// system
module system
  #(parameter WIDTH = 24)
   (input aclk,
    input aresetn,
    input [WIDTH-1:0] s_axis_tdata,
    input s_axis_tvalid,
    output s_axis_tready,
    input s_axis_tlast,
    input [3:0] s_axis_tuser,
    output [2*WIDTH-1:0] m_axis_tdata,
    output m_axis_tvalid,
    input m_axis_tready,
    output m_axis_tlast,
    output [3:0] m_axis_tuser);
Size: about 97 flip-flops, about 0.0062 mm2 of cells after synthesis.
clock: 1.99 ns
lec_check: 0
abc_area: 1
cap_margin: 20
core_aspect_ratio: 0.69
core_margin: 2
core_utilization: 72
cts_cluster_diameter: 371
cts_cluster_size: 98
place_density: 0.78
setup_slack_margin: 0.37
slew_margin: 20
tns_end_percent: 5
run.sh (not shown) runs the stock make flow with config.mk's settings and CLKGATE_MAP_FILE=.
The first run stopped in global routing.
Rerun with:
Settings changed: CORE_ASPECT_RATIO 0.69 to not set, CTS_CLUSTER_DIAMETER 371 to not set, PLACE_DENSITY 0.78 to not set, SETUP_SLACK_MARGIN 0.37 to not set, TNS_END_PERCENT 5 to not set.
Clock period 1.99 ns to 2.42 ns, I/O delays scaled along.
After rerunning:
- Now the flow completed without violations
- synthesized cell count is unchanged
- die area is about the same
- synthesized area stays the same
Rerun with:
Settings changed: CORE_ASPECT_RATIO set to 0.69, CTS_CLUSTER_DIAMETER set to 371, TNS_END_PERCENT set to 5.
Clock period 2.42 ns to 2.12 ns, I/O delays scaled along.
=> The changed run completed without violations. Global-route usage came out higher by 4.3 points. Via count came out higher by 5.4%. Total power came out higher by 32%. Worst hold slack barely changes.
Rerun with:
Settings changed: CAP_MARGIN 20 to 15, CORE_ASPECT_RATIO 0.69 to not set, HOLD_SLACK_MARGIN set to -0.1, TNS_END_PERCENT 5 to not set.
Clock period 2.12 ns to 1.89 ns, I/O delays scaled along.
The changed run ran to the end with violations: setup timing.
Worst setup slack gets worse by 0.15 ns.
Die area stays flat.
Design area went up by 0.37%.
Wire length went down by 2.5%.
Rerun with:
Settings changed: CAP_MARGIN 15 to 0, CTS_CLUSTER_DIAMETER 371 to not set, CTS_CLUSTER_SIZE 98 to 16, HOLD_SLACK_MARGIN -0.1 to not set, PLACE_DENSITY set to 0.68.
Clock period 1.89 ns to 2.13 ns, I/O delays scaled along.
What happened: The changed run completed with no timing, DRC or antenna violations. Area after synthesis stays the same. Die size does not change. Final cell count drops by about 1.3%. Global-route usage shrinks by 1.5 points. Critical path depth is lower by 6. Wire length decreases by about 7.5%. Total power drops by 15%. Worst setup slack gains 0.25 ns. Clock-buffer cell count does not change. Worst hold slack degrades by 0.0062 ns. Sequential power fell by 11%.

========
Setup of old:
The RTL this note starts from:
==> flow/design.v <==
`timescale 1ns / 1ps
module scrambler
 #(parameter WIDTH = 32,
   parameter SEED = 7'b1111111)
  (input aclk,
   input aresetn,
   input [WIDTH-1:0] s_axis_tdata,
   input [3:0] s_axis_tuser,
   input s_axis_tvalid,
   output s_axis_tready,
   input s_axis_tlast,
   output reg [WIDTH-1:0] m_axis_tdata,
   output reg [3:0] m_axis_tuser,
   output reg m_axis_tvalid,
   input m_axis_tready,
   output reg m_axis_tlast);
  localparam TAIL_MASK = {{7{1'b0}}, {(WIDTH-7){1'b1}}};
  wire axis_tready_int = m_axis_tready;
  assign s_axis_tready = axis_tready_int;
  wire m_handshake = m_axis_tvalid && axis_tready_int;
  wire s_handshake = s_axis_tvalid && axis_tready_int;
  reg [6:0] lfsr;
  wire [WIDTH-1:0] fb;
  genvar i;
  generate
    for (i = 0; i < WIDTH; i = i + 1) begin : gen_feedback
      if (i < 4)
        assign fb[i] = lfsr[i+3] ^ lfsr[i];
      else if (i < 7)
        assign fb[i] = lfsr[i] ^ fb[i-4];
      else
        assign fb[i] = fb[i-7] ^ fb[i-4];
    end
  endgenerate
  always @(posedge aclk)
    if (~aresetn) begin
      m_axis_tdata <= {WIDTH{1'b0}};
      m_axis_tuser <= 4'h0;
      m_axis_tlast <= 1'b0;
      m_axis_tvalid <= 1'b0;
    end
    else if (s_handshake) begin
      if (s_axis_tlast)
        m_axis_tdata <= (s_axis_tdata ^ fb) & TAIL_MASK;
      else
        m_axis_tdata <= s_axis_tdata ^ fb;
      m_axis_tuser <= s_axis_tuser;
      m_axis_tlast <= s_axis_tlast;
      m_axis_tvalid <= 1'b1;
    end
    else if (m_handshake)
      m_axis_tvalid <= 1'b0;
  always @(posedge aclk)
    if (~aresetn)
      lfsr <= SEED;
    else if (s_handshake)
      lfsr <= fb[WIDTH-1:WIDTH-7];
endmodule
`timescale 1ns / 1ps
module encoder
 #(parameter WIDTH = 24)
  (input aclk,
   input aresetn,
   input [WIDTH-1:0] s_axis_tdata,
   input [3:0] s_axis_tuser,
   input s_axis_tvalid,
   output s_axis_tready,
   input s_axis_tlast,
   output reg [2*WIDTH-1:0] m_axis_tdata,
   output reg [3:0] m_axis_tuser,
   output reg m_axis_tvalid,
   input m_axis_tready,
   output reg m_axis_tlast);
  localparam HISTSIZE = 6;
  wire axis_tready_int = m_axis_tready;
  assign s_axis_tready = axis_tready_int;
  wire m_handshake = m_axis_tvalid && axis_tready_int;
  wire s_handshake = s_axis_tvalid && axis_tready_int;
  reg [2*WIDTH-1:0] m_axis_tdata_int;
  wire [WIDTH-1:0] g0;
  wire [WIDTH-1:0] g1;
  wire [2*WIDTH-1:0] hr;
  wire [2*WIDTH-1:0] tfr;
  wire [2*WIDTH-1:0] ttr;
  reg [HISTSIZE-1:0] history;
  wire [WIDTH+HISTSIZE-1:0] operand = {s_axis_tdata, history};
  genvar i;
  generate
    for (i = 0; i < WIDTH; i = i + 1) begin : gen_poly
      assign g0[i] = operand[i+6] ^ operand[i+4] ^ operand[i+3] ^ operand[i+1] ^ operand[i];
      assign g1[i] = g0[i] ^ operand[i+5] ^ operand[i+1];
    end
    for (i = 0; i < 2*WIDTH-1; i = i + 2) begin : gen_half_rate
      assign hr[i]   = g0[i/2];
      assign hr[i+1] = g1[i/2];
    end
    for (i = 0; i < 3*WIDTH/2-2; i = i + 3) begin : gen_two_thirds
      assign ttr[i]   = g0[2*(i/3)];
      assign ttr[i+1] = g1[2*(i/3)];
      assign ttr[i+2] = g0[2*(i/3)+1];
    end
    for (i = 0; i < 4*WIDTH/3-3; i = i + 4) begin : gen_three_fourths
      assign tfr[i]   = g0[i-i/4];
      assign tfr[i+1] = g1[i-i/4];
      assign tfr[i+2] = g0[i-i/4+1];
      assign tfr[i+3] = g1[i-i/4+2];
    end
  endgenerate
  assign ttr[2*WIDTH-1:3*WIDTH/2] = 0;
  assign tfr[2*WIDTH-1:4*WIDTH/3] = 0;
  always @*
    case (s_axis_tuser)
      4'b1111, 4'b0111, 4'b1011, 4'b0011:
        m_axis_tdata_int = tfr;
      4'b0001:
        m_axis_tdata_int = ttr;
      default:
        m_axis_tdata_int = hr;
    endcase
  always @(posedge aclk)
    if (~aresetn) begin
      m_axis_tdata <= {2*WIDTH{1'b0}};
      m_axis_tuser <= 4'h0;
      m_axis_tlast <= 1'b0;
      m_axis_tvalid <= 1'b0;
    end
    else if (s_handshake) begin
      m_axis_tdata <= m_axis_tdata_int;
      m_axis_tuser <= s_axis_tuser;
      m_axis_tlast <= s_axis_tlast;
      m_axis_tvalid <= 1'b1;
    end
    else if (m_handshake)
      m_axis_tvalid <= 1'b0;
  always @(posedge aclk)
    if (~aresetn)
      history <= {HISTSIZE{1'b0}};
    else if (s_handshake)
      history <= s_axis_tdata[WIDTH-1:WIDTH-HISTSIZE];
endmodule
`timescale 1ns / 1ps
module system
  #(parameter WIDTH = 24)
   (input aclk,
    input aresetn,
    input [WIDTH-1:0] s_axis_tdata,
    input s_axis_tvalid,
    output s_axis_tready,
    input s_axis_tlast,
    input [3:0] s_axis_tuser,
    output [2*WIDTH-1:0] m_axis_tdata,
    output m_axis_tvalid,
    input m_axis_tready,
    output m_axis_tlast,
    output [3:0] m_axis_tuser);
    localparam SEED = 7'b1011101;
    wire [WIDTH-1:0] s2e_tdata;
    wire s2e_tvalid;
    wire s2e_tready;
    wire s2e_tlast;
    wire [3:0] s2e_tuser;
    scrambler #(.WIDTH(WIDTH), .SEED(SEED)) scrambler_i(
        .aclk(aclk),
        .aresetn(aresetn),
        .s_axis_tdata(s_axis_tdata),
        .s_axis_tvalid(s_axis_tvalid),
        .s_axis_tready(s_axis_tready),
        .s_axis_tuser(s_axis_tuser),
        .s_axis_tlast(s_axis_tlast),
        .m_axis_tdata(s2e_tdata),
        .m_axis_tvalid(s2e_tvalid),
        .m_axis_tready(s2e_tready),
        .m_axis_tuser(s2e_tuser),
        .m_axis_tlast(s2e_tlast)
    );
    encoder #(.WIDTH(WIDTH)) encoder_i(
        .aclk(aclk),
        .aresetn(aresetn),
        .s_axis_tdata(s2e_tdata),
        .s_axis_tvalid(s2e_tvalid),
        .s_axis_tready(s2e_tready),
        .s_axis_tuser(s2e_tuser),
        .s_axis_tlast(s2e_tlast),
        .m_axis_tdata(m_axis_tdata),
        .m_axis_tvalid(m_axis_tvalid),
        .m_axis_tready(m_axis_tready),
        .m_axis_tuser(m_axis_tuser),
        .m_axis_tlast(m_axis_tlast)
    );
endmodule
Settings: LEC_CHECK=0, ABC_AREA=1, CAP_MARGIN=5, CELL_PAD_IN_SITES_DETAIL_PLACEMENT=2, CORE_MARGIN=5, CORE_UTILIZATION=39, HOLD_SLACK_MARGIN=0.2, PLACE_DENSITY=0.76, SETUP_SLACK_MARGIN=0.24, SLEW_MARGIN=0; clock period 2.17 ns.
old failed in global routing (5_1_grt) with DPL-0033.
diff inputs: old => new
Settings: a deleted SETUP_SLACK_MARGIN that had been 0.24; an added MIN_ROUTING_LAYER of met2; a change of HOLD_SLACK_MARGIN from 0.2 to 0.01; a change of CORE_MARGIN from 5 to 4; a change of CAP_MARGIN from 5 to 15; a change of CORE_UTILIZATION from 39 to 40; a change of SLEW_MARGIN from 0 to 20; a deleted ABC_AREA that had been 1; a deleted PLACE_DENSITY that had been 0.76; a change of the clock period (ns, I/O delays scaled along) from 2.17 to 4.0.
Notes after the runs:
Taking old as the reference, in new core outline area moved down; die area moved down; yosys-reported design area after synthesis moved down; number of gates resized after CTS moved down. new finished every stage and its layout cleared the timing, DRC and antenna checks. The final reports for new and old show sum of net half-perimeters after detailed placement lower in the former. Compared new vs old, and fraction of the mapped netlist area in simple logic gates is down in new. Worst setup slack before clock tree synthesis: new and old compared, lower one is old. Looking at combined area of all synthesized cells, new sits 1.5% below old.
Power figures rest on the tool's default switching activity, not on a simulated workload.
